**flow/run.sh**
```bash
#!/bin/bash
# the make line also repeats each setting of config.mk as NAME=value (left out here)
make -C /OpenROAD-flow-scripts/flow DESIGN_CONFIG=/design/flow/config.mk WORK_HOME=/design/flow/orfs CLKGATE_MAP_FILE= finish
```
**flow/config.mk**
```make
export PLATFORM = sky130hd
export DESIGN_NAME = mp2
export DESIGN_NICKNAME = mp2
export VERILOG_FILES = /design/flow/design.v
export SDC_FILE = /design/flow/constraint.sdc
export NUM_CORES = 4
export LEC_CHECK = 0
export ABC_AREA = 0
export CAP_MARGIN = 0
export CELL_PAD_IN_SITES_DETAIL_PLACEMENT = 1
export CELL_PAD_IN_SITES_GLOBAL_PLACEMENT = 0
export CORE_MARGIN = 2
export CORE_UTILIZATION = 23
export CTS_CLUSTER_SIZE = 52
export HOLD_SLACK_MARGIN = 0.29
export MIN_ROUTING_LAYER = met1
export PLACE_DENSITY = 0.48
export SETUP_SLACK_MARGIN = 4.62
export SLEW_MARGIN = 20
export TNS_END_PERCENT = 85
```
**flow/constraint.sdc**
```tcl
create_clock -name core_clock -period 25.3 [get_ports {clk}]
set_input_delay 5.0600 -clock core_clock [delete_from_list [all_inputs] [get_ports {clk}]]
set_output_delay 5.0600 -clock core_clock [all_outputs]
set_load 0.01 [all_outputs]
```
**flow/design.v**
```verilog
module mp2 #(
    parameter CLK_FREQ = 12000000,
    parameter INTERVAL = CLK_FREQ / 360
)(
    input logic clk,
    input logic rst,
    output logic RGB_R,
    output logic RGB_G,
    output logic RGB_B
);
    logic [31:0] counter;
    logic [8:0] hue;
    logic [7:0] pwm_r, pwm_g, pwm_b;
    logic [7:0] pwm_counter;
    always_ff @(posedge clk) begin
        if (rst) begin
            counter <= 0;
            hue <= 0;
        end
        else if (counter >= INTERVAL)
        begin
            counter <= 0;
            hue <= (hue >= 359) ? 0 : hue + 1;
        end
        else
        begin
            counter <= counter + 1;
        end
    end
    always_comb begin
        pwm_r = (hue < 60) ? 255 :
                (hue < 120) ? (255 * (120 - hue) / 60) :
                (hue < 180) ? 0 :
                (hue < 240) ? 0 :
                (hue < 300) ? (255 * (hue - 240) / 60) :
                255;
        pwm_g = (hue < 60) ? (255 * (hue - 0) / 60) :
                (hue < 180) ? 255 :
                (hue < 240) ? (255 * (240 - hue) / 60) :
                0;
        pwm_b = (hue < 120) ? 0 :
                (hue < 180) ? (255 * (hue - 120) / 60) :
                (hue < 300) ? 255 :
                (hue < 360) ? (255 * (360 - hue) / 60) :
                0;
    end
    always_ff @(posedge clk) begin
        if (rst) pwm_counter <= 0;
        else pwm_counter <= pwm_counter + 1;
    end
    assign {RGB_R, RGB_G, RGB_B} = {pwm_counter < pwm_r, pwm_counter < pwm_g, pwm_counter < pwm_b};
endmodule
```
==> qor.json, run 1 <==
{
  "status": {"value": "finished clean"},
  "grt_max_degree": {"value": 31},
  "clock.latency.late_pin": {"value": 310, "unit": "ps"},
  "finish.net_count": {"value": 2677},
  "first_iter_violations": {"value": 836},
  "clkSinkCount": {"value": 49},
  "number_of_library_cell_types_mapped_by_synthesis": {"value": 102},
  "adder_share": {"value": 0.4195},
  "worstMarginPinSlew": {"value": 966.6, "unit": "ps"},
  "startpoint_of_the_worst_setup_timing_path": {"value": "hue[5]"},
  "edf_count": {"value": 0},
  "clk_pin_slew": {"value": 80, "unit": "ps"},
  "core.rowCount": {"value": 102},
  "yosys_most_used_dff": {"value": "sky130_fd_sc_hd__dfxtp_1"},
  "most_instantiated_cells_after_synthesis": {"value": "422 x sky130_fd_sc_hd__inv_1, 243 x sky130_fd_sc_hd__ha_1, 227 x sky130_fd_sc_hd__fa_1, 145 x sky130_fd_sc_hd__a21oi_1, 134 x sky130_fd_sc_hd__nor2_1"},
  "clock_power": {"value": 70.7, "unit": "uW"},
  "timing.max_cap.violations": {"value": 0},
  "critical-path-top-cell-by-count": {"value": "sky130_fd_sc_hd__inv_1"},
  "cellInternalPower": {"value": 594.5, "unit": "uW"},
  "insertedDiodeCount": {"value": 0},
  "synthToLayoutAreaGrowth": {"value": 8.968, "unit": "%"},
  "share_comb_of_total_power": {"value": 0.895},
  "crit_cells": {"value": 45},
  "timing.final.max_slew_violations": {"value": 0},
  "topCombFamilyByArea": {"value": "adder cells"},
  "vdd_drop_max": {"value": 0.06140, "unit": "mV"},
  "critPathKind": {"value": "flip-flop to output port"},
  "post-route-period-util": {"value": 0.7770},
  "root_buffer": {"value": "sky130_fd_sc_hd__clkbuf_16"},
  "postSynth.asyncResetShare": {"value": 0},
  "max-clock-path-buffers": {"value": 2},
  "floorplan.die.height": {"value": 284.4, "unit": "um"},
  "switching_share": {"value": 0.5909},
  "worstPathRequired": {"value": 20240, "unit": "ps"},
  "post-dp-hpwl": {"value": 50220, "unit": "um"},
  "post_detailed_placement_cell_area": {"value": 19440, "unit": "sq um"},
  "final_hold_viol_count": {"value": 0},
  "setup_viol": {"value": 0},
  "cp_data_arrival_time": {"value": 14600, "unit": "ps"},
  "syn-cell-area": {"value": 18080, "unit": "sq um"},
  "fp.dieW": {"value": 284.4, "unit": "um"},
  "drc": {"value": 0},
  "chipArea": {"value": 80870, "unit": "sq um"},
  "ys_seq_elements": {"value": 49},
  "tritoncts": {"value": "done"},
  "yosys.area_share.simple": {"value": 0.1273},
  "yosys-top-cells-area": {"value": "sky130_fd_sc_hd__fa_1 25%, sky130_fd_sc_hd__ha_1 17%, sky130_fd_sc_hd__inv_1 8.8%"},
  "timing.fmax": {"value": 50.87, "unit": "MHz"},
  "cts_made_buffers": {"value": 5},
  "timing.critical_path.max_delay_family": {"value": "AND-OR/OR-AND gates"},
  "postRouteWirelength": {"value": 58470, "unit": "um"},
  "antenna_found_initial": {"value": 0},
  "power_leakage": {"value": 0.009214, "unit": "uW"},
  "min_delay_worst_endpoint": {"value": "counter[15]"},
  "rr_startpoint": {"value": "counter[1]"},
  "max_stage_delay": {"value": 660, "unit": "ps"},
  "total_switching_power": {"value": 858.8, "unit": "uW"},
  "synth-seq-area-share": {"value": 0.05425},
  "mux_area_frac": {"value": 0.01031},
  "synth.largest_area_cell": {"value": "sky130_fd_sc_hd__fa_1"},
  "setup.worst_path.end_class": {"value": "output port"},
  "number_of_global_route_vias_before_repair": {"value": 16286},
  "slew_headroom": {"value": 0.3556},
  "seqPwrFrac": {"value": 0.056},
  "holdCritStartpoint": {"value": "counter[15]"},
  "finalClockSkew": {"value": 11.57, "unit": "ps"},
  "netlist.area_leader.share": {"value": 0.2513},
  "ctsHtreeMaxLevel": {"value": 2},
  "vias_after_detailed_routing": {"value": 15462},
  "viasPerCell": {"value": 4.763},
  "finalWeightedCongestion": {"value": 0.9068},
  "powerComb": {"value": 1300, "unit": "uW"},
  "globalRouteOverflowTotal": {"value": 0},
  "path_buffers": {"value": 6},
  "core-area": {"value": 77590, "unit": "sq um"},
  "critical_path_peak_fanout": {"value": 17},
  "start_kind": {"value": "flip-flop"},
  "synth.yosys.num_cells": {"value": 2207},
  "clock_power_share": {"value": 0.049},
  "pre_place_util": {"value": 0.2330},
  "finalWorstPathRequiredPeriod": {"value": 19660, "unit": "ps"},
  "min_path_cells": {"value": 2},
  "setup_repair_after_global_routing_missed_its_margin": {"value": "false"},
  "timing.reg2reg.worst_path_depth": {"value": 12},
  "global_route_wire_length_before_repair": {"value": 93560, "unit": "um"},
  "ff2ff_setup_slack": {"value": 22440, "unit": "ps"},
  "cell_pwr_density": {"value": 73.76, "unit": "nW/um^2"},
  "count_of_input_and_output_buffers": {"value": 4},
  "final_core_utilization": {"value": 0.2539},
  "postSynthAreaPerCell": {"value": 8.193, "unit": "sq um"},
  "timing.critical_path.slowest_stage_cell": {"value": "sky130_fd_sc_hd__dfxtp_2"},
  "ys_sh_aoi": {"value": 0.2075},
  "ys_chip_area": {"value": 18080, "unit": "sq um"},
  "synth.cellmix.xorXnorShare": {"value": 0.08048},
  "timing.rr.end": {"value": "hue[3]"},
  "ioPinCount": {"value": 5},
  "fin_tns_setup": {"value": 0, "unit": "ps"},
  "stdcell_area": {"value": 19700, "unit": "sq um"},
  "yosysMostFrequentCell": {"value": "sky130_fd_sc_hd__inv_1"},
  "detail-route-antenna-nets": {"value": 0},
  "grtUsageTotal": {"value": 0.1446},
  "min_path_type": {"value": "flip-flop to flip-flop"},
  "wl_per_cell": {"value": 18.01, "unit": "um"},
  "yosysWarningCount": {"value": 1},
  "dominant_power_group": {"value": "combinational logic"},
  "drt_pre_antenna_iters": {"value": 5},
  "postSynthCellCount": {"value": 2207},
  "seq_power": {"value": 81.3, "unit": "uW"},
  "crit_end": {"value": "RGB_G"},
  "number_of_openroad_warnings": {"value": 68}
}
## per-stage QoR
stage                     total power [uW]  hold slack (ps)  setup slack, ps  std cells
final                                 1453            476.8             5642       3246
after global routing                  1617            528.2             4760       3246
after CTS                             1449            489.5             4687       3243
after detailed placement              1364            470.4             5065       3235
after global placement                1359            460.2             5224       3235
after floorplan                      975.5            437.5             7068       2222
## metal layers
| metal | vias to the layer above | GRT usage | wire length, um |
|---|---|---|---|
| li1 | 7407 | - | - |
| met4 | 0 | 0.03105 | 1215 |
| met5 | - | 0 | 0 |
| met2 | 270 | 0.2424 | 27020 |
| met1 | 7731 | 0.2000 | 27780 |
| met3 | 54 | 0.01477 | 2446 |
## layout make-up
type                    count  area [sq um]
clock buffers               5         125.1
clock inverters             3         25.02
fillers                  9441         57890
inverters                 424          1595
multi-input cells        1695         15440
flip-flops and latches     49         984.7
well taps                1040          1301
repair buffers             30         235.2
## timing repair
action,in CTS,in global routing
setup buffers,0,3
resized,0,16
endpoints found under the setup margin,0,3
hold buffers,0,0
==> inputs of run 2 (changes only) <==
- ABC_AREA: 0 -> not set
- CAP_MARGIN: 0 -> 15
- CELL_PAD_IN_SITES_DETAIL_PLACEMENT: 1 -> 2
- CELL_PAD_IN_SITES_GLOBAL_PLACEMENT: 0 -> 2
- CORE_ASPECT_RATIO: not set -> 1.72
- CORE_MARGIN: 2 -> 3
- CORE_UTILIZATION: 23 -> 53
- CTS_CLUSTER_SIZE: 52 -> 35
- GPL_ROUTABILITY_DRIVEN: not set -> 0
- GPL_TIMING_DRIVEN: not set -> 0
- HOLD_SLACK_MARGIN: 0.29 -> 0.11
- MAX_ROUTING_LAYER: not set -> met4
- MIN_ROUTING_LAYER: met1 -> met2
- PLACE_DENSITY: 0.48 -> 0.65
- SETUP_SLACK_MARGIN: 4.62 -> 3.27
- SLEW_MARGIN: 20 -> 40
- TNS_END_PERCENT: 85 -> 5
- clock period: 25.3 -> 14.4 ns (I/O delays scaled with it)
==> qor.json, run 2 <==
{
  "ys_chip_area": {"value": 18080, "unit": "sq um"},
  "chipArea": {"value": 36450, "unit": "sq um"},
  "ys_seq_elements": {"value": 49},
  "yosysWarningCount": {"value": 1},
  "synth-seq-area-share": {"value": 0.05425},
  "ys_sh_aoi": {"value": 0.2075},
  "count_of_input_and_output_buffers": {"value": 3},
  "core.rowCount": {"value": 88},
  "postSynthCellCount": {"value": 2207},
  "pre_place_util": {"value": 0.5384},
  "stop_stage": {"value": "3_5_place_dp"},
  "error_line": {"value": "[ERROR DPL-0033] detailed placement checks failed during check placement."},
  "most_instantiated_cells_after_synthesis": {"value": "422 x sky130_fd_sc_hd__inv_1, 243 x sky130_fd_sc_hd__ha_1, 227 x sky130_fd_sc_hd__fa_1, 145 x sky130_fd_sc_hd__a21oi_1, 134 x sky130_fd_sc_hd__nor2_1"},
  "fp.dieW": {"value": 146.8, "unit": "um"},
  "core-area": {"value": 33580, "unit": "sq um"},
  "ioPinCount": {"value": 5},
  "synth.cellmix.xorXnorShare": {"value": 0.08048},
  "syn-cell-area": {"value": 18080, "unit": "sq um"},
  "floorplan.die.height": {"value": 248.2, "unit": "um"},
  "yosys_most_used_dff": {"value": "sky130_fd_sc_hd__dfxtp_1"},
  "yosysMostFrequentCell": {"value": "sky130_fd_sc_hd__inv_1"},
  "postSynthAreaPerCell": {"value": 8.193, "unit": "sq um"},
  "netlist.area_leader.share": {"value": 0.2513},
  "topCombFamilyByArea": {"value": "adder cells"},
  "status": {"value": "did not finish"},
  "postSynth.asyncResetShare": {"value": 0},
  "yosys.area_share.simple": {"value": 0.1273},
  "yosys-top-cells-area": {"value": "sky130_fd_sc_hd__fa_1 25%, sky130_fd_sc_hd__ha_1 17%, sky130_fd_sc_hd__inv_1 8.8%"},
  "adder_share": {"value": 0.4195},
  "mux_area_frac": {"value": 0.01031},
  "synth.largest_area_cell": {"value": "sky130_fd_sc_hd__fa_1"},
  "number_of_library_cell_types_mapped_by_synthesis": {"value": 102},
  "edf_count": {"value": 0},
  "synth.yosys.num_cells": {"value": 2207}
}
==> run 2: per-stage QoR <==
step              setup TNS, ps  area, sq um  power, uW
floorplan                     0        18590       1789
global placement          -8142        19180       2326
==> inputs of run 3 (changes only) <==
- ABC_AREA: not set -> 0
- CAP_MARGIN: 15 -> 20
- CELL_PAD_IN_SITES_DETAIL_PLACEMENT: 2 -> not set
- CELL_PAD_IN_SITES_GLOBAL_PLACEMENT: 2 -> not set
- CORE_ASPECT_RATIO: 1.72 -> 1.88
- CORE_MARGIN: 3 -> 8
- CORE_UTILIZATION: 53 -> 57
- CTS_CLUSTER_DIAMETER: not set -> 385
- CTS_CLUSTER_SIZE: 35 -> 98
- GPL_ROUTABILITY_DRIVEN: 0 -> not set
- GPL_TIMING_DRIVEN: 0 -> not set
- HOLD_SLACK_MARGIN: 0.11 -> not set
- MAX_ROUTING_LAYER: met4 -> not set
- MIN_ROUTING_LAYER: met2 -> not set
- PLACE_DENSITY: 0.65 -> 0.78
- SETUP_SLACK_MARGIN: 3.27 -> 5.0
- SLEW_MARGIN: 40 -> 20
- clock period: 14.4 -> 30.0 ns (I/O delays scaled with it)
==> qor.json, run 3 <==
{
  "status": {"value": "finished clean"},
  "fill_cells": {"value": 2831},
  "core.rowCount": {"value": 89},
  "ys_seq_elements": {"value": 49},
  "setup_viol": {"value": 0},
  "crit_cells": {"value": 45},
  "total_switching_power": {"value": 724.1, "unit": "uW"},
  "syn-cell-area": {"value": 18080, "unit": "sq um"},
  "root_buffer": {"value": "sky130_fd_sc_hd__clkbuf_16"},
  "postSynthCellCount": {"value": 2207},
  "ys_sh_aoi": {"value": 0.2075},
  "synth.yosys.num_cells": {"value": 2207},
  "finalWorstPathRequiredPeriod": {"value": 22120, "unit": "ps"},
  "seqPwrFrac": {"value": 0.056},
  "postSynthAreaPerCell": {"value": 8.193, "unit": "sq um"},
  "viasPerCell": {"value": 6.114},
  "timing.rr.end": {"value": "hue[8]"},
  "yosysMostFrequentCell": {"value": "sky130_fd_sc_hd__inv_1"},
  "grt_max_degree": {"value": 31},
  "crit_end": {"value": "RGB_G"},
  "globalRouteOverflowTotal": {"value": 0},
  "cp_data_arrival_time": {"value": 16120, "unit": "ps"},
  "insertedDiodeCount": {"value": 0},
  "switching_share": {"value": 0.5910},
  "post-dp-hpwl": {"value": 47570, "unit": "um"},
  "cellInternalPower": {"value": 501.0, "unit": "uW"},
  "timing.fmax": {"value": 45.20, "unit": "MHz"},
  "first_iter_violations": {"value": 910},
  "slew_headroom": {"value": 0.2205},
  "chipArea": {"value": 37960, "unit": "sq um"},
  "ys_chip_area": {"value": 18080, "unit": "sq um"},
  "floorplan.die.height": {"value": 260.2, "unit": "um"},
  "clk_pin_slew": {"value": 80, "unit": "ps"},
  "timing.reg2reg.worst_path_depth": {"value": 7},
  "finalWeightedCongestion": {"value": 0.9922},
  "final_core_utilization": {"value": 0.6004},
  "worstPathRequired": {"value": 24000, "unit": "ps"},
  "number_of_openroad_warnings": {"value": 68},
  "setup.worst_path.end_class": {"value": "output port"},
  "max_stage_delay": {"value": 1100, "unit": "ps"},
  "start_kind": {"value": "flip-flop"},
  "yosys.area_share.simple": {"value": 0.1273},
  "topCombFamilyByArea": {"value": "adder cells"},
  "vias_after_detailed_routing": {"value": 15945},
  "yosys_most_used_dff": {"value": "sky130_fd_sc_hd__dfxtp_1"},
  "timing.critical_path.slowest_stage_cell": {"value": "sky130_fd_sc_hd__dfxtp_1"},
  "core-area": {"value": 31290, "unit": "sq um"},
  "critPathKind": {"value": "flip-flop to output port"},
  "share_comb_of_total_power": {"value": 0.893},
  "drt_pre_antenna_iters": {"value": 5},
  "dominant_power_group": {"value": "combinational logic"},
  "min_delay_worst_endpoint": {"value": "counter[15]"},
  "fin_tns_setup": {"value": 0, "unit": "ps"},
  "mux_area_frac": {"value": 0.01031},
  "grtUsageTotal": {"value": 0.2997},
  "postRouteWirelength": {"value": 56150, "unit": "um"},
  "wl_per_cell": {"value": 21.53, "unit": "um"},
  "timing.final.max_slew_violations": {"value": 0},
  "tritoncts": {"value": "done"},
  "fp.dieW": {"value": 145.9, "unit": "um"},
  "global_route_wire_length_before_repair": {"value": 89180, "unit": "um"},
  "worstMarginPinSlew": {"value": 1168, "unit": "ps"},
  "ioPinCount": {"value": 5},
  "antenna_found_initial": {"value": 1},
  "cts_hold_repair.buffers": {"value": 0},
  "synth.cellmix.xorXnorShare": {"value": 0.08048},
  "power_leakage": {"value": 0.009153, "unit": "uW"},
  "count_of_input_and_output_buffers": {"value": 4},
  "clock_power": {"value": 61.4, "unit": "uW"},
  "pre_place_util": {"value": 0.5778},
  "cell_pwr_density": {"value": 65.21, "unit": "nW/um^2"},
  "ff2ff_setup_slack": {"value": 26790, "unit": "ps"},
  "edf_count": {"value": 0},
  "critical_path_peak_fanout": {"value": 22},
  "yosysWarningCount": {"value": 1},
  "critical-path-top-cell-by-count": {"value": "sky130_fd_sc_hd__inv_1"},
  "seq_power": {"value": 69.1, "unit": "uW"},
  "synth-seq-area-share": {"value": 0.05425},
  "synthToLayoutAreaGrowth": {"value": 3.903, "unit": "%"},
  "number_of_library_cell_types_mapped_by_synthesis": {"value": 102},
  "netlist.area_leader.share": {"value": 0.2513},
  "powerComb": {"value": 1090, "unit": "uW"},
  "post-route-period-util": {"value": 0.7375},
  "number_of_global_route_vias_before_repair": {"value": 16963},
  "finalClockSkew": {"value": 15.73, "unit": "ps"},
  "yosys-top-cells-area": {"value": "sky130_fd_sc_hd__fa_1 25%, sky130_fd_sc_hd__ha_1 17%, sky130_fd_sc_hd__inv_1 8.8%"},
  "detail-route-antenna-nets": {"value": 0},
  "timing.max_cap.violations": {"value": 0},
  "synth.largest_area_cell": {"value": "sky130_fd_sc_hd__fa_1"},
  "path_buffers": {"value": 6},
  "ctsHtreeMaxLevel": {"value": 2},
  "timing.critical_path.max_delay_family": {"value": "AND-OR/OR-AND gates"},
  "adder_share": {"value": 0.4195},
  "max-clock-path-buffers": {"value": 2},
  "drc": {"value": 0},
  "clkSinkCount": {"value": 49},
  "clock.latency.late_pin": {"value": 310, "unit": "ps"},
  "vdd_drop_max": {"value": 0.08290, "unit": "mV"},
  "finish.net_count": {"value": 2670},
  "min_path_type": {"value": "flip-flop to flip-flop"},
  "holdCritStartpoint": {"value": "counter[15]"},
  "most_instantiated_cells_after_synthesis": {"value": "422 x sky130_fd_sc_hd__inv_1, 243 x sky130_fd_sc_hd__ha_1, 227 x sky130_fd_sc_hd__fa_1, 145 x sky130_fd_sc_hd__a21oi_1, 134 x sky130_fd_sc_hd__nor2_1"},
  "min_path_cells": {"value": 2},
  "startpoint_of_the_worst_setup_timing_path": {"value": "hue[4]"},
  "post_cts_resize_count": {"value": 0},
  "clock_power_share": {"value": 0.050},
  "postSynth.asyncResetShare": {"value": 0},
  "cts.repair_timing.setup_buffer_count": {"value": 0},
  "cts_made_buffers": {"value": 5},
  "setup_repair_after_global_routing_missed_its_margin": {"value": "false"},
  "final_hold_viol_count": {"value": 0},
  "rr_startpoint": {"value": "hue[4]"}
}
## run 3: cell type report
cell class / instances / area [sq um] / area share
timing repair buffer: 23 / 182.7 / 0.009724
clock inverter: 3 / 28.78 / 0.001532
clock buffer: 5 / 125.1 / 0.006660
multi-input combinational: 1695 / 15370 / 0.8179
inverter: 424 / 1592 / 0.08472
tap: 409 / 511.7 / 0.02724
sequential: 49 / 980.9 / 0.05221
## run 3: routing by layer
layer	up-vias	share of wire	track usage
li1	7396	-	-
met2	548	0.52	0.5509
met4	2	0.094	0.2543
met1	7752	0.34	0.2899
met3	247	0.049	0.04542
met5	-	0.00023	0
## run 3: through the flow
stage	instance area, sq um	hold WS, ps	cells	total power, uW	setup slack [ps]
after floorplan	18140	437.5	2222	822.7	10830
after global placement	18620	452.0	2600	1128	8698
after detailed placement	18620	471.8	2600	1136	8512
after CTS	18780	489.0	2608	1209	8132
after global routing	18790	520.2	2608	1347	6655
final	18790	485.8	2608	1225	7876
==> inputs of run 4 (changes only) <==
- ABC_AREA: 0 -> not set
- CAP_MARGIN: 20 -> 15
- CELL_PAD_IN_SITES_DETAIL_PLACEMENT: not set -> 2
- CORE_ASPECT_RATIO: 1.88 -> not set
- CORE_MARGIN: 8 -> 2
- CORE_UTILIZATION: 57 -> 40
- CTS_CLUSTER_DIAMETER: 385 -> not set
- CTS_CLUSTER_SIZE: 98 -> not set
- GPL_ROUTABILITY_DRIVEN: not set -> 0
- GPL_TIMING_DRIVEN: not set -> 0
- MIN_ROUTING_LAYER: not set -> met2
- PLACE_DENSITY: 0.78 -> not set
- PLACE_DENSITY_LB_ADDON: not set -> 0.09
- SETUP_SLACK_MARGIN: 5.0 -> not set
- TNS_END_PERCENT: 5 -> not set
==> qor.json, run 4 <==
{
  "floorplan.die.height": {"value": 216.6, "unit": "um"},
  "fp.dieW": {"value": 216.6, "unit": "um"},
  "clkSinkCount": {"value": 49},
  "setup_viol": {"value": 0},
  "rr_startpoint": {"value": "hue[7]"},
  "powerComb": {"value": 1180, "unit": "uW"},
  "min_path_type": {"value": "flip-flop to flip-flop"},
  "netlist.area_leader.share": {"value": 0.2513},
  "holdCritStartpoint": {"value": "counter[15]"},
  "clock.latency.late_pin": {"value": 310, "unit": "ps"},
  "viasPerCell": {"value": 8.064},
  "seqPwrFrac": {"value": 0.053},
  "grtUsageTotal": {"value": 0.4438},
  "startpoint_of_the_worst_setup_timing_path": {"value": "hue[7]"},
  "core.rowCount": {"value": 77},
  "tritoncts": {"value": "done"},
  "globalRouteOverflowTotal": {"value": 0},
  "postRouteWirelength": {"value": 69070, "unit": "um"},
  "yosys_most_used_dff": {"value": "sky130_fd_sc_hd__dfxtp_1"},
  "cts.repair_timing.setup_buffer_count": {"value": 0},
  "root_buffer": {"value": "sky130_fd_sc_hd__clkbuf_16"},
  "finalHoldWorstSlack": {"value": 510.0, "unit": "ps"},
  "post-route-period-util": {"value": 0.7826},
  "timing.final.max_slew_violations": {"value": 0},
  "first_iter_violations": {"value": 4193},
  "vdd_drop_max": {"value": 0.05818, "unit": "mV"},
  "drc": {"value": 0},
  "yosysWarningCount": {"value": 1},
  "yosys-top-cells-area": {"value": "sky130_fd_sc_hd__fa_1 25%, sky130_fd_sc_hd__ha_1 17%, sky130_fd_sc_hd__inv_1 8.8%"},
  "postSynthCellCount": {"value": 2207},
  "most_instantiated_cells_after_synthesis": {"value": "422 x sky130_fd_sc_hd__inv_1, 243 x sky130_fd_sc_hd__ha_1, 227 x sky130_fd_sc_hd__fa_1, 145 x sky130_fd_sc_hd__a21oi_1, 134 x sky130_fd_sc_hd__nor2_1"},
  "chipArea": {"value": 46920, "unit": "sq um"},
  "postSynth.asyncResetShare": {"value": 0},
  "min_delay_worst_endpoint": {"value": "counter[15]"},
  "critical-path-top-cell-by-count": {"value": "sky130_fd_sc_hd__inv_1"},
  "edf_count": {"value": 0},
  "timing.max_cap.violations": {"value": 0},
  "min_path_cells": {"value": 2},
  "crit_cells": {"value": 49},
  "finalClockSkew": {"value": 17.00, "unit": "ps"},
  "final_core_utilization": {"value": 0.4306},
  "post_cts_resize_count": {"value": 0},
  "cts_made_buffers": {"value": 5},
  "ff2ff_setup_slack": {"value": 26230, "unit": "ps"},
  "vias_after_detailed_routing": {"value": 22836},
  "drt_pre_antenna_iters": {"value": 12},
  "power_leakage": {"value": 0.009208, "unit": "uW"},
  "syn-cell-area": {"value": 18080, "unit": "sq um"},
  "layout.cells.non_filler": {"value": 2832},
  "start_kind": {"value": "flip-flop"},
  "finalWorstPathRequiredPeriod": {"value": 23480, "unit": "ps"},
  "synthToLayoutAreaGrowth": {"value": 5.778, "unit": "%"},
  "timing.reg2reg.worst_path_depth": {"value": 7},
  "yosysMostFrequentCell": {"value": "sky130_fd_sc_hd__inv_1"},
  "timing.critical_path.slowest_stage_cell": {"value": "sky130_fd_sc_hd__clkinv_1"},
  "ys_seq_elements": {"value": 49},
  "ys_chip_area": {"value": 18080, "unit": "sq um"},
  "ctsHtreeMaxLevel": {"value": 2},
  "cts_hold_repair.buffers": {"value": 0},
  "seq_power": {"value": 70.0, "unit": "uW"},
  "count_of_input_and_output_buffers": {"value": 3},
  "cellInternalPower": {"value": 512.3, "unit": "uW"},
  "synth.cellmix.xorXnorShare": {"value": 0.08048},
  "synth.largest_area_cell": {"value": "sky130_fd_sc_hd__fa_1"},
  "ys_sh_aoi": {"value": 0.2075},
  "antenna_found_initial": {"value": 4},
  "final.setup.worst_slack": {"value": 6523, "unit": "ps"},
  "switching_share": {"value": 0.6085},
  "adder_share": {"value": 0.4195},
  "postSynthAreaPerCell": {"value": 8.193, "unit": "sq um"},
  "setup_repair_after_global_routing_missed_its_margin": {"value": "false"},
  "wl_per_cell": {"value": 24.39, "unit": "um"},
  "slew_headroom": {"value": 0.2129},
  "cp_data_arrival_time": {"value": 17480, "unit": "ps"},
  "post-dp-hpwl": {"value": 56930, "unit": "um"},
  "clk_pin_slew": {"value": 80, "unit": "ps"},
  "yosys.area_share.simple": {"value": 0.1273},
  "dominant_power_group": {"value": "combinational logic"},
  "clock_power": {"value": 57.2, "unit": "uW"},
  "worstMarginPinSlew": {"value": 1172, "unit": "ps"},
  "global_route_wire_length_before_repair": {"value": 107400, "unit": "um"},
  "synth-seq-area-share": {"value": 0.05425},
  "share_comb_of_total_power": {"value": 0.903},
  "timing.critical_path.max_delay_family": {"value": "AND-OR/OR-AND gates"},
  "worstPathRequired": {"value": 24000, "unit": "ps"},
  "placed_cells_incl_taps": {"value": 2820},
  "max_stage_delay": {"value": 1040, "unit": "ps"},
  "number_of_library_cell_types_mapped_by_synthesis": {"value": 102},
  "max-clock-path-buffers": {"value": 2},
  "fill_cells": {"value": 5110},
  "critPathKind": {"value": "flip-flop to output port"},
  "mux_area_frac": {"value": 0.01031},
  "cell_pwr_density": {"value": 68.42, "unit": "nW/um^2"},
  "fin_tns_setup": {"value": 0, "unit": "ps"},
  "status": {"value": "finished clean"},
  "core-area": {"value": 44410, "unit": "sq um"},
  "setup.worst_path.end_class": {"value": "output port"},
  "timing.rr.end": {"value": "hue[5]"},
  "clock_power_share": {"value": 0.044},
  "total_switching_power": {"value": 796.4, "unit": "uW"},
  "pre_place_util": {"value": 0.4071},
  "finish.net_count": {"value": 2708},
  "number_of_openroad_warnings": {"value": 68},
  "detail-route-antenna-nets": {"value": 0},
  "number_of_global_route_vias_before_repair": {"value": 27348},
  "dp_worst_setup_slack": {"value": 7653, "unit": "ps"},
  "final_hold_viol_count": {"value": 0},
  "ioPinCount": {"value": 5},
  "synth.yosys.num_cells": {"value": 2207},
  "timing.fmax": {"value": 42.60, "unit": "MHz"},
  "critical_path_peak_fanout": {"value": 14},
  "path_buffers": {"value": 9},
  "crit_end": {"value": "RGB_G"},
  "topCombFamilyByArea": {"value": "adder cells"},
  "grt_max_degree": {"value": 16}
}
## run 4: cell type report
class	count	area, sq um	area share
flip-flops and latches	49	980.9	0.05129
multi-input cells	1695	15380	0.8043
clock buffers	6	128.9	0.006738
clock inverters	2	10.01	0.0005234
well taps	592	740.7	0.03873
diodes	3	7.507	0.0003925
plain buffers	54	224.0	0.01171
inverters	424	1592	0.08321
repair buffers	7	58.81	0.003075
## run 4: metrics by stage
step / area [sq um] / total power, uW
floorplan: 18140 / 822.7
global placement: 18910 / 1104
detailed placement: 18950 / 1164
CTS: 19090 / 1236
global route: 19120 / 1418
finish: 19130 / 1309
## run 4: layer usage
layer / GRT usage / vias up / wire length [um]
met1: - / 7930 / 0
met3: 0.5568 / 769 / 26760
li1: - / 7434 / -
met4: 0.1201 / 31 / 7082
met2: 0.5392 / 6672 / 34550
met5: 0.1531 / - / 672
==> inputs of run 5 (changes only) <==
- CAP_MARGIN: 15 -> 20
- CELL_PAD_IN_SITES_DETAIL_PLACEMENT: 2 -> not set
- CORE_UTILIZATION: 40 -> 68
- GPL_ROUTABILITY_DRIVEN: 0 -> not set
- GPL_TIMING_DRIVEN: 0 -> not set
- MIN_ROUTING_LAYER: met2 -> not set
- PLACE_DENSITY: not set -> 0.42
- PLACE_DENSITY_LB_ADDON: 0.09 -> not set
- clock period: 30.0 -> 16.3 ns (I/O delays scaled with it)
==> qor.json, run 5 <==
{
  "viasPerCell": {"value": 6.301},
  "antenna_found_initial": {"value": 0},
  "number_of_library_cell_types_mapped_by_synthesis": {"value": 102},
  "cts_made_buffers": {"value": 5},
  "timing.critical_path.max_delay_family": {"value": "AND-OR/OR-AND gates"},
  "ys_chip_area": {"value": 18080, "unit": "sq um"},
  "number_of_openroad_warnings": {"value": 70},
  "core.rowCount": {"value": 59},
  "finish.net_count": {"value": 2760},
  "detail-route-antenna-nets": {"value": 0},
  "stdcell_area": {"value": 19990, "unit": "sq um"},
  "adder_share": {"value": 0.4195},
  "slew_headroom": {"value": 0.2367},
  "vdd_drop_max": {"value": 0.1251, "unit": "mV"},
  "drc": {"value": 0},
  "timing.max_cap.violations": {"value": 0},
  "synth.largest_area_cell": {"value": "sky130_fd_sc_hd__fa_1"},
  "seqPwrFrac": {"value": 0.055},
  "min_path_cells": {"value": 2},
  "max_stage_delay": {"value": 570, "unit": "ps"},
  "cp_data_arrival_time": {"value": 12850, "unit": "ps"},
  "ff2ff_setup_slack": {"value": 13460, "unit": "ps"},
  "post-layout-total-power": {"value": 2299, "unit": "uW"},
  "yosys.area_share.simple": {"value": 0.1273},
  "postSynthAreaPerCell": {"value": 8.193, "unit": "sq um"},
  "power_leakage": {"value": 0.009749, "unit": "uW"},
  "count_of_input_and_output_buffers": {"value": 4},
  "dominant_power_group": {"value": "combinational logic"},
  "setup.worst_path.end_class": {"value": "output port"},
  "holdCritStartpoint": {"value": "counter[15]"},
  "grt_max_degree": {"value": 30},
  "most_instantiated_cells_after_synthesis": {"value": "422 x sky130_fd_sc_hd__inv_1, 243 x sky130_fd_sc_hd__ha_1, 227 x sky130_fd_sc_hd__fa_1, 145 x sky130_fd_sc_hd__a21oi_1, 134 x sky130_fd_sc_hd__nor2_1"},
  "worstPathRequired": {"value": 13040, "unit": "ps"},
  "critPathKind": {"value": "flip-flop to output port"},
  "global_route_wire_length_before_repair": {"value": 84620, "unit": "um"},
  "cts_hold_repair.buffers": {"value": 0},
  "yosys-top-cells-area": {"value": "sky130_fd_sc_hd__fa_1 25%, sky130_fd_sc_hd__ha_1 17%, sky130_fd_sc_hd__inv_1 8.8%"},
  "clock_power": {"value": 106, "unit": "uW"},
  "crit_end": {"value": "RGB_B"},
  "timing.fmax": {"value": 62.08, "unit": "MHz"},
  "switching_share": {"value": 0.5778},
  "core-area": {"value": 26060, "unit": "sq um"},
  "clock_power_share": {"value": 0.046},
  "postRouteWirelength": {"value": 53200, "unit": "um"},
  "status": {"value": "finished clean"},
  "synth-seq-area-share": {"value": 0.05425},
  "ys_seq_elements": {"value": 49},
  "timing.final.max_slew_violations": {"value": 0},
  "crit_cells": {"value": 48},
  "start_kind": {"value": "flip-flop"},
  "total_switching_power": {"value": 1329, "unit": "uW"},
  "critical_path_peak_fanout": {"value": 8},
  "synthToLayoutAreaGrowth": {"value": 10.56, "unit": "%"},
  "fill_cells": {"value": 1902},
  "post-dp-hpwl": {"value": 43600, "unit": "um"},
  "cell_pwr_density": {"value": 115.0, "unit": "nW/um^2"},
  "post-route-period-util": {"value": 0.9882},
  "postSynthCellCount": {"value": 2207},
  "syn-cell-area": {"value": 18080, "unit": "sq um"},
  "path_buffers": {"value": 9},
  "finalWorstPathRequiredPeriod": {"value": 16110, "unit": "ps"},
  "ys_sh_aoi": {"value": 0.2075},
  "final_hold_viol_count": {"value": 0},
  "worstMarginPinSlew": {"value": 1140, "unit": "ps"},
  "clock.latency.late_pin": {"value": 300, "unit": "ps"},
  "number_of_global_route_vias_before_repair": {"value": 16661},
  "postSynth.asyncResetShare": {"value": 0},
  "ctsHtreeMaxLevel": {"value": 2},
  "share_comb_of_total_power": {"value": 0.899},
  "globalRouteOverflowTotal": {"value": 0},
  "grtUsageTotal": {"value": 0.3753},
  "setup_viol": {"value": 0},
  "clk_pin_slew": {"value": 70, "unit": "ps"},
  "fp.dieW": {"value": 167.1, "unit": "um"},
  "max-clock-path-buffers": {"value": 2},
  "post_detailed_placement_cell_area": {"value": 18910, "unit": "sq um"},
  "vias_after_detailed_routing": {"value": 16541},
  "first_iter_violations": {"value": 1647},
  "critical-path-top-cell-by-count": {"value": "sky130_fd_sc_hd__buf_4"},
  "tritoncts": {"value": "done"},
  "finalClockSkew": {"value": 6.333, "unit": "ps"},
  "drt_pre_antenna_iters": {"value": 8},
  "clkSinkCount": {"value": 49},
  "timing.reg2reg.worst_path_depth": {"value": 12},
  "finalHoldWorstSlack": {"value": 496.9, "unit": "ps"},
  "min_path_type": {"value": "flip-flop to flip-flop"},
  "floorplan.die.height": {"value": 167.1, "unit": "um"},
  "edf_count": {"value": 0},
  "timing.critical_path.slowest_stage_cell": {"value": "sky130_fd_sc_hd__a2111oi_1"},
  "mux_area_frac": {"value": 0.01031},
  "topCombFamilyByArea": {"value": "adder cells"},
  "min_delay_worst_endpoint": {"value": "counter[15]"},
  "cellInternalPower": {"value": 970.6, "unit": "uW"},
  "synth.yosys.num_cells": {"value": 2207},
  "yosysWarningCount": {"value": 1},
  "finalWeightedCongestion": {"value": 1.072},
  "startpoint_of_the_worst_setup_timing_path": {"value": "hue[2]"},
  "chipArea": {"value": 27910, "unit": "sq um"},
  "powerComb": {"value": 2070, "unit": "uW"},
  "wl_per_cell": {"value": 20.27, "unit": "um"},
  "yosys_most_used_dff": {"value": "sky130_fd_sc_hd__dfxtp_1"},
  "rr_startpoint": {"value": "counter[1]"},
  "root_buffer": {"value": "sky130_fd_sc_hd__clkbuf_16"},
  "seq_power": {"value": 125, "unit": "uW"},
  "netlist.area_leader.share": {"value": 0.2513},
  "yosysMostFrequentCell": {"value": "sky130_fd_sc_hd__inv_1"},
  "timing.rr.end": {"value": "hue[7]"},
  "synth.cellmix.xorXnorShare": {"value": 0.08048},
  "pre_place_util": {"value": 0.6939},
  "ioPinCount": {"value": 5}
}
[run 5: final cells by class]
type                       instances  area (sq um)  share of cell area
antenna                            1         2.502           0.0001252
clock buffer                       5         125.1            0.006259
clock inverter                     3         25.02            0.001252
inverter                         424          1599             0.07999
multi-input combinational       1696         15970              0.7989
sequential                        49         982.2             0.04913
tap                              335         419.2             0.02097
timing repair buffer             112         867.1             0.04337
[run 5: what timing repair did]
| item | in CTS | in global routing |
|---|---|---|
| setup endpoints to repair | 3 | 3 |
| setup buffers | 8 | 30 |
| gates cloned | 0 | 1 |
| resized | 32 | 103 |
| pin swaps | 5 | 26 |
[run 5: metrics by stage]
stage                     cells  utilization  setup WS, ps  setup TNS [ps]
final                      2625       0.7671         192.3               0
after global routing       2624       0.7670        -204.9          -437.9
after CTS                  2593       0.7398         5.066               0
after detailed placement   2577       0.7255        -346.7          -518.5
after global placement     2577       0.7255        -51.85          -51.85
after floorplan            2222            -         614.7               0
[run 5: metal layers]
metal	vias up	routed length (um)	global-route usage
li1	7593	-	-
met1	7985	21080	0.4785
met2	777	25400	0.6434
met3	186	4478	0.05798
met4	0	2241	0.1424
met5	-	0	0
==> inputs of run 6 (changes only) <==
- ABC_AREA: not set -> 0
- CAP_MARGIN: 20 -> 0
- CELL_PAD_IN_SITES_DETAIL_PLACEMENT: not set -> 2
- CELL_PAD_IN_SITES_GLOBAL_PLACEMENT: not set -> 3
- CORE_ASPECT_RATIO: not set -> 1.63
- CORE_UTILIZATION: 68 -> 23
- CTS_CLUSTER_SIZE: not set -> 55
- GPL_ROUTABILITY_DRIVEN: not set -> 0
- MAX_ROUTING_LAYER: not set -> met4
- MIN_ROUTING_LAYER: not set -> met1
- PLACE_DENSITY: 0.42 -> not set
- PLACE_DENSITY_LB_ADDON: not set -> 0.28
- SETUP_SLACK_MARGIN: not set -> 4.62
- SLEW_MARGIN: 20 -> 35
- TNS_END_PERCENT: not set -> 85
- clock period: 16.3 -> 34.4 ns (I/O delays scaled with it)
==> qor.json, run 6 <==
{
  "status": {"value": "finished clean"},
  "power_leakage": {"value": 0.009242, "unit": "uW"},
  "fin_tns_setup": {"value": 0, "unit": "ps"},
  "root_buffer": {"value": "sky130_fd_sc_hd__clkbuf_16"},
  "globalRouteOverflowTotal": {"value": 0},
  "crit_cells": {"value": 47},
  "ys_chip_area": {"value": 18080, "unit": "sq um"},
  "crit_end": {"value": "RGB_G"},
  "finalClockSkew": {"value": 17.42, "unit": "ps"},
  "layout.cells.non_filler": {"value": 3207},
  "timing.max_cap.violations": {"value": 0},
  "core.rowCount": {"value": 131},
  "dominant_power_group": {"value": "combinational logic"},
  "ff2ff_setup_slack": {"value": 31180, "unit": "ps"},
  "postRouteWirelength": {"value": 72330, "unit": "um"},
  "worstMarginPinSlew": {"value": 893.2, "unit": "ps"},
  "cts_made_buffers": {"value": 5},
  "wl_per_cell": {"value": 22.55, "unit": "um"},
  "cell_pwr_density": {"value": 53.54, "unit": "nW/um^2"},
  "clock_power": {"value": 54.1, "unit": "uW"},
  "share_comb_of_total_power": {"value": 0.892},
  "setup_viol": {"value": 0},
  "post_detailed_placement_cell_area": {"value": 19510, "unit": "sq um"},
  "seq_power": {"value": 59.6, "unit": "uW"},
  "powerComb": {"value": 940, "unit": "uW"},
  "stdcell_area": {"value": 19680, "unit": "sq um"},
  "finish.net_count": {"value": 2681},
  "max_stage_delay": {"value": 780, "unit": "ps"},
  "ys_seq_elements": {"value": 49},
  "yosys_most_used_dff": {"value": "sky130_fd_sc_hd__dfxtp_1"},
  "finalWorstPathRequiredPeriod": {"value": 23270, "unit": "ps"},
  "clk_pin_slew": {"value": 90, "unit": "ps"},
  "timing.final.max_slew_violations": {"value": 0},
  "setup_repair_after_global_routing_missed_its_margin": {"value": "false"},
  "number_of_global_route_vias_before_repair": {"value": 18249},
  "postSynth.asyncResetShare": {"value": 0},
  "clock_power_share": {"value": 0.051},
  "critical_path_peak_fanout": {"value": 13},
  "finalHoldWorstSlack": {"value": 493.9, "unit": "ps"},
  "worstPathRequired": {"value": 27520, "unit": "ps"},
  "cp_data_arrival_time": {"value": 16390, "unit": "ps"},
  "viasPerCell": {"value": 4.924},
  "cts.repair_timing.setup_buffer_count": {"value": 0},
  "drt_pre_antenna_iters": {"value": 4},
  "synth.yosys.num_cells": {"value": 2207},
  "adder_share": {"value": 0.4195},
  "switching_share": {"value": 0.5813},
  "final_hold_viol_count": {"value": 0},
  "global_route_wire_length_before_repair": {"value": 112100, "unit": "um"},
  "synth-seq-area-share": {"value": 0.05425},
  "startpoint_of_the_worst_setup_timing_path": {"value": "hue[7]"},
  "syn-cell-area": {"value": 18080, "unit": "sq um"},
  "timing.rr.end": {"value": "hue[8]"},
  "most_instantiated_cells_after_synthesis": {"value": "422 x sky130_fd_sc_hd__inv_1, 243 x sky130_fd_sc_hd__ha_1, 227 x sky130_fd_sc_hd__fa_1, 145 x sky130_fd_sc_hd__a21oi_1, 134 x sky130_fd_sc_hd__nor2_1"},
  "number_of_openroad_warnings": {"value": 68},
  "min_path_cells": {"value": 2},
  "netlist.area_leader.share": {"value": 0.2513},
  "topCombFamilyByArea": {"value": "adder cells"},
  "slew_headroom": {"value": 0.3982},
  "tritoncts": {"value": "done"},
  "yosys-top-cells-area": {"value": "sky130_fd_sc_hd__fa_1 25%, sky130_fd_sc_hd__ha_1 17%, sky130_fd_sc_hd__inv_1 8.8%"},
  "holdCritStartpoint": {"value": "counter[15]"},
  "path_buffers": {"value": 7},
  "yosysMostFrequentCell": {"value": "sky130_fd_sc_hd__inv_1"},
  "rr_startpoint": {"value": "hue[7]"},
  "grt_max_degree": {"value": 30},
  "edf_count": {"value": 0},
  "min_delay_worst_endpoint": {"value": "counter[15]"},
  "clkSinkCount": {"value": 49},
  "post-route-period-util": {"value": 0.6765},
  "seqPwrFrac": {"value": 0.057},
  "first_iter_violations": {"value": 508},
  "vias_after_detailed_routing": {"value": 15790},
  "cts_hold_repair.buffers": {"value": 0},
  "start_kind": {"value": "flip-flop"},
  "synth.largest_area_cell": {"value": "sky130_fd_sc_hd__fa_1"},
  "timing.reg2reg.worst_path_depth": {"value": 7},
  "synthToLayoutAreaGrowth": {"value": 8.844, "unit": "%"},
  "setup.worst_path.end_class": {"value": "output port"},
  "drc": {"value": 0},
  "insertedDiodeCount": {"value": 0},
  "timing.critical_path.max_delay_family": {"value": "AND-OR/OR-AND gates"},
  "detail-route-antenna-nets": {"value": 0},
  "max-clock-path-buffers": {"value": 2},
  "count_of_input_and_output_buffers": {"value": 4},
  "total_switching_power": {"value": 612.4, "unit": "uW"},
  "floorplan.die.height": {"value": 362.0, "unit": "um"},
  "post-dp-hpwl": {"value": 63720, "unit": "um"},
  "critPathKind": {"value": "flip-flop to output port"},
  "ctsHtreeMaxLevel": {"value": 2},
  "yosys.area_share.simple": {"value": 0.1273},
  "chipArea": {"value": 80940, "unit": "sq um"},
  "antenna_found_initial": {"value": 0},
  "core-area": {"value": 78020, "unit": "sq um"},
  "postSynthAreaPerCell": {"value": 8.193, "unit": "sq um"},
  "min_path_type": {"value": "flip-flop to flip-flop"},
  "ys_sh_aoi": {"value": 0.2075},
  "cellInternalPower": {"value": 441.2, "unit": "uW"},
  "grtUsageTotal": {"value": 0.1866},
  "post_cts_resize_count": {"value": 0},
  "pre_place_util": {"value": 0.2317},
  "number_of_library_cell_types_mapped_by_synthesis": {"value": 102},
  "clock.latency.late_pin": {"value": 320, "unit": "ps"},
  "mux_area_frac": {"value": 0.01031},
  "ioPinCount": {"value": 5},
  "synth.cellmix.xorXnorShare": {"value": 0.08048},
  "fp.dieW": {"value": 223.6, "unit": "um"},
  "yosysWarningCount": {"value": 1},
  "postSynthCellCount": {"value": 2207},
  "critical-path-top-cell-by-count": {"value": "sky130_fd_sc_hd__inv_1"},
  "timing.fmax": {"value": 42.97, "unit": "MHz"},
  "vdd_drop_max": {"value": 0.03238, "unit": "mV"},
  "timing.critical_path.slowest_stage_cell": {"value": "sky130_fd_sc_hd__clkinv_1"},
  "placed_cells_incl_taps": {"value": 3199}
}
run 6: through the flow:
stage	power [uW]	setup slack (ps)	utilization
floorplan	717.4	14350	-
global placement	980.1	11130	0.2493
detailed placement	999.6	11160	0.2500
CTS	1067	10700	0.2520
global route	1190	9872	0.2522
finish	1054	11130	0.2522
run 6: metal layers:
layer	vias to the layer above	global-route usage	wire length (um)
met5	-	-	0
met4	0	0.05333	2239
met3	67	0.002835	645
met2	118	0.3857	42490
met1	8187	0.1880	26950
li1	7418	-	-
run 6: area by class of cell:
cell class / instances / area, sq um
Timing Repair Buffer: 34 / 265.3
Clock buffer: 5 / 125.1
Clock inverter: 3 / 26.28
Inverter: 424 / 1592
Sequential cell: 49 / 980.9
Fill cell: 9064 / 58340
Tap cell: 997 / 1247
Multi-Input combinational cell: 1695 / 15440
==> inputs of run 7 (changes only) <==
- CAP_MARGIN: 0 -> 15
- CELL_PAD_IN_SITES_DETAIL_PLACEMENT: 2 -> not set
- CELL_PAD_IN_SITES_GLOBAL_PLACEMENT: 3 -> not set
- CORE_ASPECT_RATIO: 1.63 -> not set
- CORE_UTILIZATION: 23 -> 70
- CTS_CLUSTER_DIAMETER: not set -> 233
- CTS_CLUSTER_SIZE: 55 -> 36
- GPL_ROUTABILITY_DRIVEN: 0 -> not set
- MAX_ROUTING_LAYER: met4 -> not set
- PLACE_DENSITY_LB_ADDON: 0.28 -> not set
- SETUP_SLACK_MARGIN: 4.62 -> 2.13
- SLEW_MARGIN: 35 -> 20
- clock period: 34.4 -> 15.0 ns (I/O delays scaled with it)
==> qor.json, run 7 <==
{
  "status": {"value": "failed layout checks"},
  "checkFailReasons": {"value": "negative setup slack"},
  "postSynth.asyncResetShare": {"value": 0},
  "drt_pre_antenna_iters": {"value": 10},
  "clk_pin_slew": {"value": 80, "unit": "ps"},
  "yosysMostFrequentCell": {"value": "sky130_fd_sc_hd__inv_1"},
  "timing.critical_path.slowest_stage_cell": {"value": "sky130_fd_sc_hd__a2111oi_2"},
  "synth.largest_area_cell": {"value": "sky130_fd_sc_hd__fa_1"},
  "cp_data_arrival_time": {"value": 13270, "unit": "ps"},
  "seqPwrFrac": {"value": 0.041},
  "min_path_cells": {"value": 2},
  "mux_area_frac": {"value": 0.01031},
  "grtUsageTotal": {"value": 0.4623},
  "viasPerCell": {"value": 7.127},
  "startpoint_of_the_worst_setup_timing_path": {"value": "hue[2]"},
  "seq_power": {"value": 136, "unit": "uW"},
  "root_buffer": {"value": "sky130_fd_sc_hd__clkbuf_16"},
  "syn-cell-area": {"value": 18080, "unit": "sq um"},
  "setup_viol": {"value": 3},
  "edf_count": {"value": 0},
  "cts_hold_repair.buffers": {"value": 0},
  "fp.dieW": {"value": 164.7, "unit": "um"},
  "critPathKind": {"value": "flip-flop to output port"},
  "final_hold_viol_count": {"value": 0},
  "postSynthCellCount": {"value": 2207},
  "start_kind": {"value": "flip-flop"},
  "synthToLayoutAreaGrowth": {"value": 22.03, "unit": "%"},
  "setup_repair_after_global_routing_missed_its_margin": {"value": "true"},
  "dp_worst_setup_slack": {"value": -218.0, "unit": "ps"},
  "holdCritStartpoint": {"value": "counter[15]"},
  "clock.latency.late_pin": {"value": 300, "unit": "ps"},
  "clkSinkCount": {"value": 49},
  "yosysWarningCount": {"value": 1},
  "yosys.area_share.simple": {"value": 0.1273},
  "count_of_input_and_output_buffers": {"value": 4},
  "global_route_wire_length_before_repair": {"value": 97230, "unit": "um"},
  "chipArea": {"value": 27130, "unit": "sq um"},
  "number_of_global_route_vias_before_repair": {"value": 18635},
  "fin_tns_setup": {"value": -3508, "unit": "ps"},
  "timing.rr.end": {"value": "hue[8]"},
  "critical_path_peak_fanout": {"value": 8},
  "core-area": {"value": 25250, "unit": "sq um"},
  "post-route-period-util": {"value": 1.085},
  "crit_end": {"value": "RGB_G"},
  "share_comb_of_total_power": {"value": 0.924},
  "cell_pwr_density": {"value": 150.6, "unit": "nW/um^2"},
  "floorplan.die.height": {"value": 164.7, "unit": "um"},
  "min_delay_worst_endpoint": {"value": "counter[15]"},
  "vias_after_detailed_routing": {"value": 19571},
  "postSynthAreaPerCell": {"value": 8.193, "unit": "sq um"},
  "vdd_drop_max": {"value": 0.1647, "unit": "mV"},
  "max_stage_delay": {"value": 1130, "unit": "ps"},
  "pre_place_util": {"value": 0.7160},
  "topCombFamilyByArea": {"value": "adder cells"},
  "finalHoldWorstSlack": {"value": 540.6, "unit": "ps"},
  "finalClockSkew": {"value": 11.29, "unit": "ps"},
  "cts_made_buffers": {"value": 5},
  "powerComb": {"value": 3070, "unit": "uW"},
  "timing.max_cap.violations": {"value": 0},
  "path_buffers": {"value": 12},
  "finalWeightedCongestion": {"value": 1.047},
  "most_instantiated_cells_after_synthesis": {"value": "422 x sky130_fd_sc_hd__inv_1, 243 x sky130_fd_sc_hd__ha_1, 227 x sky130_fd_sc_hd__fa_1, 145 x sky130_fd_sc_hd__a21oi_1, 134 x sky130_fd_sc_hd__nor2_1"},
  "globalRouteOverflowTotal": {"value": 0},
  "post-dp-hpwl": {"value": 45700, "unit": "um"},
  "max-clock-path-buffers": {"value": 2},
  "ys_seq_elements": {"value": 49},
  "netlist.area_leader.share": {"value": 0.2513},
  "adder_share": {"value": 0.4195},
  "finish.net_count": {"value": 2884},
  "timing.final.max_slew_violations": {"value": 0},
  "clock_power": {"value": 117, "unit": "uW"},
  "timing.fmax": {"value": 61.47, "unit": "MHz"},
  "crit_cells": {"value": 51},
  "grt_max_degree": {"value": 31},
  "power_leakage": {"value": 0.01053, "unit": "uW"},
  "setup.worst_path.end_class": {"value": "output port"},
  "antenna_found_initial": {"value": 2},
  "yosys-top-cells-area": {"value": "sky130_fd_sc_hd__fa_1 25%, sky130_fd_sc_hd__ha_1 17%, sky130_fd_sc_hd__inv_1 8.8%"},
  "ys_chip_area": {"value": 18080, "unit": "sq um"},
  "slew_headroom": {"value": 0.1219},
  "yosys_most_used_dff": {"value": "sky130_fd_sc_hd__dfxtp_1"},
  "synth.yosys.num_cells": {"value": 2207},
  "ctsHtreeMaxLevel": {"value": 2},
  "number_of_library_cell_types_mapped_by_synthesis": {"value": 102},
  "synth.cellmix.xorXnorShare": {"value": 0.08048},
  "number_of_openroad_warnings": {"value": 73},
  "wl_per_cell": {"value": 26.89, "unit": "um"},
  "core.rowCount": {"value": 58},
  "ys_sh_aoi": {"value": 0.2075},
  "total_switching_power": {"value": 1892, "unit": "uW"},
  "final.setup.worst_slack": {"value": -1269, "unit": "ps"},
  "dominant_power_group": {"value": "combinational logic"},
  "detail-route-antenna-nets": {"value": 0},
  "drc": {"value": 0},
  "timing.critical_path.max_delay_family": {"value": "AND-OR/OR-AND gates"},
  "worstPathRequired": {"value": 12000, "unit": "ps"},
  "postRouteWirelength": {"value": 73830, "unit": "um"},
  "rr_startpoint": {"value": "counter[1]"},
  "worstMarginPinSlew": {"value": 1315, "unit": "ps"},
  "min_path_type": {"value": "flip-flop to flip-flop"},
  "cellInternalPower": {"value": 1431, "unit": "uW"},
  "first_iter_violations": {"value": 3008},
  "switching_share": {"value": 0.5694},
  "ff2ff_setup_slack": {"value": 11400, "unit": "ps"},
  "finalWorstPathRequiredPeriod": {"value": 16270, "unit": "ps"},
  "tritoncts": {"value": "done"},
  "clock_power_share": {"value": 0.035},
  "ioPinCount": {"value": 5},
  "synth-seq-area-share": {"value": 0.05425},
  "timing.reg2reg.worst_path_depth": {"value": 12}
}
==> run 7: repair_timing <==
item,4_1_cts,5_1_grt
buffers inserted,72,38
gates cloned,1,0
pin swaps,85,88
endpoints found under the setup margin,3,3
resized,175,118
==> run 7: metrics by stage <==
stage | total power (uW) | util | area [sq um] | std cells
2_1_floorplan | 1720 | - | 18610 | 2222
3_3_place_gp | 2276 | 0.7814 | 19730 | 2624
3_5_place_dp | 2351 | 0.7814 | 19730 | 2624
4_1_cts | 2747 | 0.8403 | 21220 | 2705
5_1_grt | 3455 | 0.8734 | 22060 | 2743
6_report | 3322 | 0.8737 | 22060 | 2746
==> run 7: final cells by class <==
cell class | instances | area, sq um
Multi-Input combinational cell | 1696 | 17030
Fill cell | 1187 | 3191
Timing Repair Buffer | 236 | 1844
Inverter | 424 | 1618
Sequential cell | 49 | 1008
Tap cell | 330 | 412.9
Clock buffer | 5 | 125.1
Clock inverter | 3 | 21.27
Antenna cell | 3 | 7.507
==> run 7: metal layers <==
| layer | up-vias | part of all wire | global-route usage |
|---|---|---|---|
| met4 | 12 | 0.11 | 0.2937 |
| met2 | 1811 | 0.43 | 0.7691 |
| li1 | 7844 | - | - |
| met1 | 9078 | 0.32 | 0.5405 |
| met5 | - | 0.0034 | 0 |
| met3 | 826 | 0.14 | 0.1040 |
==> inputs of run 8 (changes only) <==
- ABC_AREA: 0 -> not set
- CAP_MARGIN: 15 -> 20
- CORE_UTILIZATION: 70 -> 66
- CTS_CLUSTER_DIAMETER: 233 -> 218
- CTS_CLUSTER_SIZE: 36 -> not set
- HOLD_SLACK_MARGIN: not set -> 0.29
- MIN_ROUTING_LAYER: met1 -> not set
- SETUP_SLACK_MARGIN: 2.13 -> not set
- TNS_END_PERCENT: 85 -> not set
- clock period: 15.0 -> 13.7 ns (I/O delays scaled with it)
==> qor.json, run 8 <==
{
  "startpoint_of_the_worst_setup_timing_path": {"value": "hue[5]"},
  "timing.rr.end": {"value": "hue[7]"},
  "cts_made_buffers": {"value": 5},
  "synthToLayoutAreaGrowth": {"value": 37.13, "unit": "%"},
  "ys_chip_area": {"value": 18080, "unit": "sq um"},
  "finalWorstPathRequiredPeriod": {"value": 15590, "unit": "ps"},
  "vias_after_detailed_routing": {"value": 22132},
  "post-route-period-util": {"value": 1.138},
  "critical_path_peak_fanout": {"value": 6},
  "timing.critical_path.slowest_stage_cell": {"value": "sky130_fd_sc_hd__nor3_1"},
  "final_core_utilization": {"value": 0.9200},
  "viasPerCell": {"value": 7.174},
  "share_comb_of_total_power": {"value": 0.923},
  "holdCritStartpoint": {"value": "counter[15]"},
  "postSynthAreaPerCell": {"value": 8.193, "unit": "sq um"},
  "seqPwrFrac": {"value": 0.037},
  "cts_hold_repair.buffers": {"value": 0},
  "critical-path-top-cell-by-count": {"value": "sky130_fd_sc_hd__buf_4"},
  "dominant_power_group": {"value": "combinational logic"},
  "adder_share": {"value": 0.4195},
  "finalClockSkew": {"value": 10.66, "unit": "ps"},
  "netlist.area_leader.share": {"value": 0.2513},
  "synth.yosys.num_cells": {"value": 2207},
  "yosys.area_share.simple": {"value": 0.1273},
  "first_iter_violations": {"value": 4065},
  "floorplan.die.height": {"value": 169.5, "unit": "um"},
  "min_path_cells": {"value": 2},
  "yosysWarningCount": {"value": 1},
  "number_of_library_cell_types_mapped_by_synthesis": {"value": 102},
  "grtUsageTotal": {"value": 0.4855},
  "post_detailed_placement_cell_area": {"value": 22490, "unit": "sq um"},
  "topCombFamilyByArea": {"value": "adder cells"},
  "tritoncts": {"value": "done"},
  "status": {"value": "failed layout checks"},
  "setup_viol": {"value": 3},
  "vdd_drop_max": {"value": 0.2043, "unit": "mV"},
  "finalHoldWorstSlack": {"value": 567.0, "unit": "ps"},
  "synth.cellmix.xorXnorShare": {"value": 0.08048},
  "path_buffers": {"value": 11},
  "max_stage_delay": {"value": 830, "unit": "ps"},
  "switching_share": {"value": 0.5235},
  "count_of_input_and_output_buffers": {"value": 4},
  "crit_cells": {"value": 51},
  "total_switching_power": {"value": 2116, "unit": "uW"},
  "ys_seq_elements": {"value": 49},
  "ff2ff_setup_slack": {"value": 10180, "unit": "ps"},
  "cp_data_arrival_time": {"value": 12850, "unit": "ps"},
  "ys_sh_aoi": {"value": 0.2075},
  "final.setup.worst_slack": {"value": -1887, "unit": "ps"},
  "core-area": {"value": 26950, "unit": "sq um"},
  "global_route_wire_length_before_repair": {"value": 108400, "unit": "um"},
  "clk_pin_slew": {"value": 80, "unit": "ps"},
  "checkFailReasons": {"value": "negative setup slack"},
  "core.rowCount": {"value": 60},
  "clkSinkCount": {"value": 49},
  "worstPathRequired": {"value": 10960, "unit": "ps"},
  "setup_repair_after_global_routing_missed_its_margin": {"value": "true"},
  "critPathKind": {"value": "flip-flop to output port"},
  "rr_startpoint": {"value": "counter[1]"},
  "post-dp-hpwl": {"value": 51870, "unit": "um"},
  "pre_place_util": {"value": 0.6709},
  "detail-route-antenna-nets": {"value": 0},
  "cell_pwr_density": {"value": 163.0, "unit": "nW/um^2"},
  "setup.worst_path.end_class": {"value": "output port"},
  "wl_per_cell": {"value": 27.17, "unit": "um"},
  "ioPinCount": {"value": 5},
  "min_path_type": {"value": "flip-flop to flip-flop"},
  "most_instantiated_cells_after_synthesis": {"value": "422 x sky130_fd_sc_hd__inv_1, 243 x sky130_fd_sc_hd__ha_1, 227 x sky130_fd_sc_hd__fa_1, 145 x sky130_fd_sc_hd__a21oi_1, 134 x sky130_fd_sc_hd__nor2_1"},
  "fp.dieW": {"value": 169.5, "unit": "um"},
  "postRouteWirelength": {"value": 83820, "unit": "um"},
  "seq_power": {"value": 150, "unit": "uW"},
  "finalWeightedCongestion": {"value": 1.019},
  "yosys_most_used_dff": {"value": "sky130_fd_sc_hd__dfxtp_1"},
  "finish.net_count": {"value": 3213},
  "timing.reg2reg.worst_path_depth": {"value": 12},
  "edf_count": {"value": 0},
  "timing.max_cap.violations": {"value": 0},
  "timing.critical_path.max_delay_family": {"value": "AND-OR/OR-AND gates"},
  "synth.largest_area_cell": {"value": "sky130_fd_sc_hd__fa_1"},
  "power_leakage": {"value": 0.01219, "unit": "uW"},
  "drt_pre_antenna_iters": {"value": 15},
  "timing.fmax": {"value": 64.15, "unit": "MHz"},
  "synth-seq-area-share": {"value": 0.05425},
  "timing.final.max_slew_violations": {"value": 0},
  "number_of_global_route_vias_before_repair": {"value": 20830},
  "min_delay_worst_endpoint": {"value": "counter[15]"},
  "number_of_openroad_warnings": {"value": 73},
  "max-clock-path-buffers": {"value": 2},
  "yosys-top-cells-area": {"value": "sky130_fd_sc_hd__fa_1 25%, sky130_fd_sc_hd__ha_1 17%, sky130_fd_sc_hd__inv_1 8.8%"},
  "clock_power_share": {"value": 0.040},
  "antenna_found_initial": {"value": 4},
  "grt_max_degree": {"value": 30},
  "globalRouteOverflowTotal": {"value": 0},
  "mux_area_frac": {"value": 0.01031},
  "start_kind": {"value": "flip-flop"},
  "clock_power": {"value": 161, "unit": "uW"},
  "chipArea": {"value": 28740, "unit": "sq um"},
  "stdcell_area": {"value": 24800, "unit": "sq um"},
  "clock.latency.late_pin": {"value": 310, "unit": "ps"},
  "drc": {"value": 0},
  "postSynthCellCount": {"value": 2207},
  "final_hold_viol_count": {"value": 0},
  "syn-cell-area": {"value": 18080, "unit": "sq um"},
  "root_buffer": {"value": "sky130_fd_sc_hd__clkbuf_16"},
  "crit_end": {"value": "RGB_G"},
  "postSynth.asyncResetShare": {"value": 0},
  "worstMarginPinSlew": {"value": 1065, "unit": "ps"},
  "slew_headroom": {"value": 0.2856},
  "cellInternalPower": {"value": 1926, "unit": "uW"},
  "powerComb": {"value": 3730, "unit": "uW"},
  "yosysMostFrequentCell": {"value": "sky130_fd_sc_hd__inv_1"},
  "ctsHtreeMaxLevel": {"value": 2}
}
==> run 8: routing by layer <==
layer / vias to the layer above / track usage / wire length, um
met1: 10097 / 0.5343 / 25800
li1: 8506 / - / -
met5: - / 0 / 134
met4: 8 / 0.3787 / 10920
met2: 2397 / 0.7979 / 35240
met3: 1124 / 0.1315 / 11730
==> run 8: cell type report <==
type,count,area (sq um)
Multi-Input combinational cell,1695,17210
Clock inverter,1,8.758
Timing Repair Buffer,566,4345
Clock buffer,7,175.2
Antenna cell,2,5.005
Tap cell,341,426.7
Sequential cell,49,1006
Fill cell,1026,2156
Inverter,424,1617
==> run 8: per-stage QoR <==
step	TNS, ps	power (uW)	setup WS, ps	cells
final	-5437	4042	-1887	3085
after floorplan	-282.1	1884	-181.7	2222
after global routing	-5952	4251	-2051	3083
after CTS	-1469	3344	-531.5	3041
after global placement	-2359	2919	-881.9	2998
after detailed placement	-3278	3029	-1185	2998
==> run 8: timing repair <==
item	CTS	global route
setup endpoints to repair	3	3
hold endpoints to repair	0	0
resized	136	185
buffers inserted	36	43
pin swaps	67	121
Power and IR drop assume default switching activity.
